Setup of oak:
## cordic_final
(* keep_hierarchy = "yes", use_dsp = "yes" *)
module cordic_final #(
    parameter WIDTH = 32,          
    parameter FRAC = 14,           
    parameter ITER = 16,           
    parameter LOG_ITER = 4,         
    parameter POST_STAGES = 5       
)
(
    input wire                    clk,
    input wire                    rst_n,        
    input wire                    start,        
    input wire signed [WIDTH-1:0] x_in,         
    input wire                    func_select,  
    output reg                    busy,         
    output reg                    done,         
    output reg signed [WIDTH:0] result       
);
export LEC_CHECK = 0
export ABC_AREA = 1
export CAP_MARGIN = 20
export CORE_MARGIN = 2
export CORE_UTILIZATION = 70
export CTS_CLUSTER_DIAMETER = 233
export CTS_CLUSTER_SIZE = 23
export SETUP_SLACK_MARGIN = 1.02
export SLEW_MARGIN = 20
create_clock -name core_clock -period 3.52 [get_ports {clk}]
run.sh (not shown) runs the stock make flow with config.mk's settings and CLKGATE_MAP_FILE=.
oak: it failed with a tool error in 5_1_grt, so there are no final results.
Input changes introduced in pine (baseline for comparison: oak):
Settings: CTS_CLUSTER_SIZE: 23 -> unset; ABC_AREA: 1 -> unset; SETUP_SLACK_MARGIN: 1.02 -> unset; CTS_CLUSTER_DIAMETER: 233 -> unset; CORE_UTILIZATION: 70 -> 40; the clock period (ns, I/O delays scaled along): 3.52 -> 12.0.
Findings:
pine has completed all stages; timing, DRC and antenna checks passed.
Synthesized chip area reported by yosys sits lower in pine than in oak.
Number of cells after detailed placement: pine < oak
Re mean area per synthesized cell: pine is 18% up on oak.
Looking only at xor and xnor area share after synthesis, and setting everything else aside, the lower value of oak and pine goes to oak.
Of the two candidates, oak has the better total core area and pine the worse one.
The die boundary height in pine sits 140 um above the value recorded for oak.
Hold buffer count at cts: pine lower than oak
Compared with oak, pine shows portion of the post-synthesis area used by sequential elements higher by 2.3 points.
Die area, oak and pine, higher one = pine.
In the metrics for oak and pine, the one carrying the lower width of the chip is oak.
#### Input delta (birch over pine)
Settings: CAP_MARGIN changed from 20 to 35; SETUP_SLACK_MARGIN newly set to 0.2; CORE_UTILIZATION changed from 40 to 72; the clock period (ns, I/O delays scaled along) changed from 12.0 to 6.95.
birch finished every stage; the final checks, however, were not passed, the failures being setup timing. birch vs. pine: fraction of the core area occupied by cells at floorplan +32 points, wire length of the first global-routing pass went up, global-route usage over all layers saw an increase. Of the two values seen for cell type of the slowest stage on the worst timing path, sky130_fd_sc_hd__fa_1 was produced by birch and sky130_fd_sc_hd__o41ai_1 by pine. [compare] base=pine new=birch: via count of the routed design saw an increase; number of clock buffers inserted by TritonCTS went down; design area up 3.6%.
--- input diff birch..maple ---
Settings: CAP_MARGIN now 20, was 35; SETUP_SLACK_MARGIN no longer set, was 0.2; ABC_AREA now 1, previously not set; the clock period (ns, I/O delays scaled along) now 7.99, was 6.95.
Findings:
birch finished all stages; layout check result: FAIL, due to setup timing.
maple: full flow OK, the timing, design-rule and antenna checks passed
maple gives more wire length on met2 than birch did.
Wire length of the first global-routing pass: maple vs birch up 250 mm
Delta (maple minus birch): post-synth area from yosys stat went up, die width rose by 5.3%, ratio of routed vias to standard cells has increased.
On maple: worst slew slack as a fraction of its limit is 9.5 points lower than what birch gave.
Delta (maple minus birch): met3 usage +6.8 points.
What cedar does differently from maple at the input level:
Settings: CTS_CLUSTER_DIAMETER: unset -> 34; ABC_AREA: 1 -> unset; the clock period (ns, I/O delays scaled along): 7.99 -> 8.25.
Results
Diff maple..cedar | total of flip-flops plus latches after synthesis | unchanged
Utilization for cedar: 4.3 points up relative to maple
Relative to maple, achievable clock frequency has decreased by about 3.6% in cedar.
cedar vs maple — die outline width dropped by a few percent
Note that the number of instances in the synthesized netlist recorded for cedar amounts to 0.76 times the value seen in maple.
The slowest cell on the critical path comes out sky130_fd_sc_hd__fa_2 in one run and sky130_fd_sc_hd__fa_1 in the other, namely in cedar and maple respectively.
In cedar relative to maple, critical path depth had gone up by more than 10%.
Diff maple -> cedar: count of non-filler cells in the finished layout lower, non-clock buffer area fraction after layout higher.
Number of clock sinks seen by CTS: cedar vs maple identical
[cedar vs maple] worst setup slack: lower in cedar
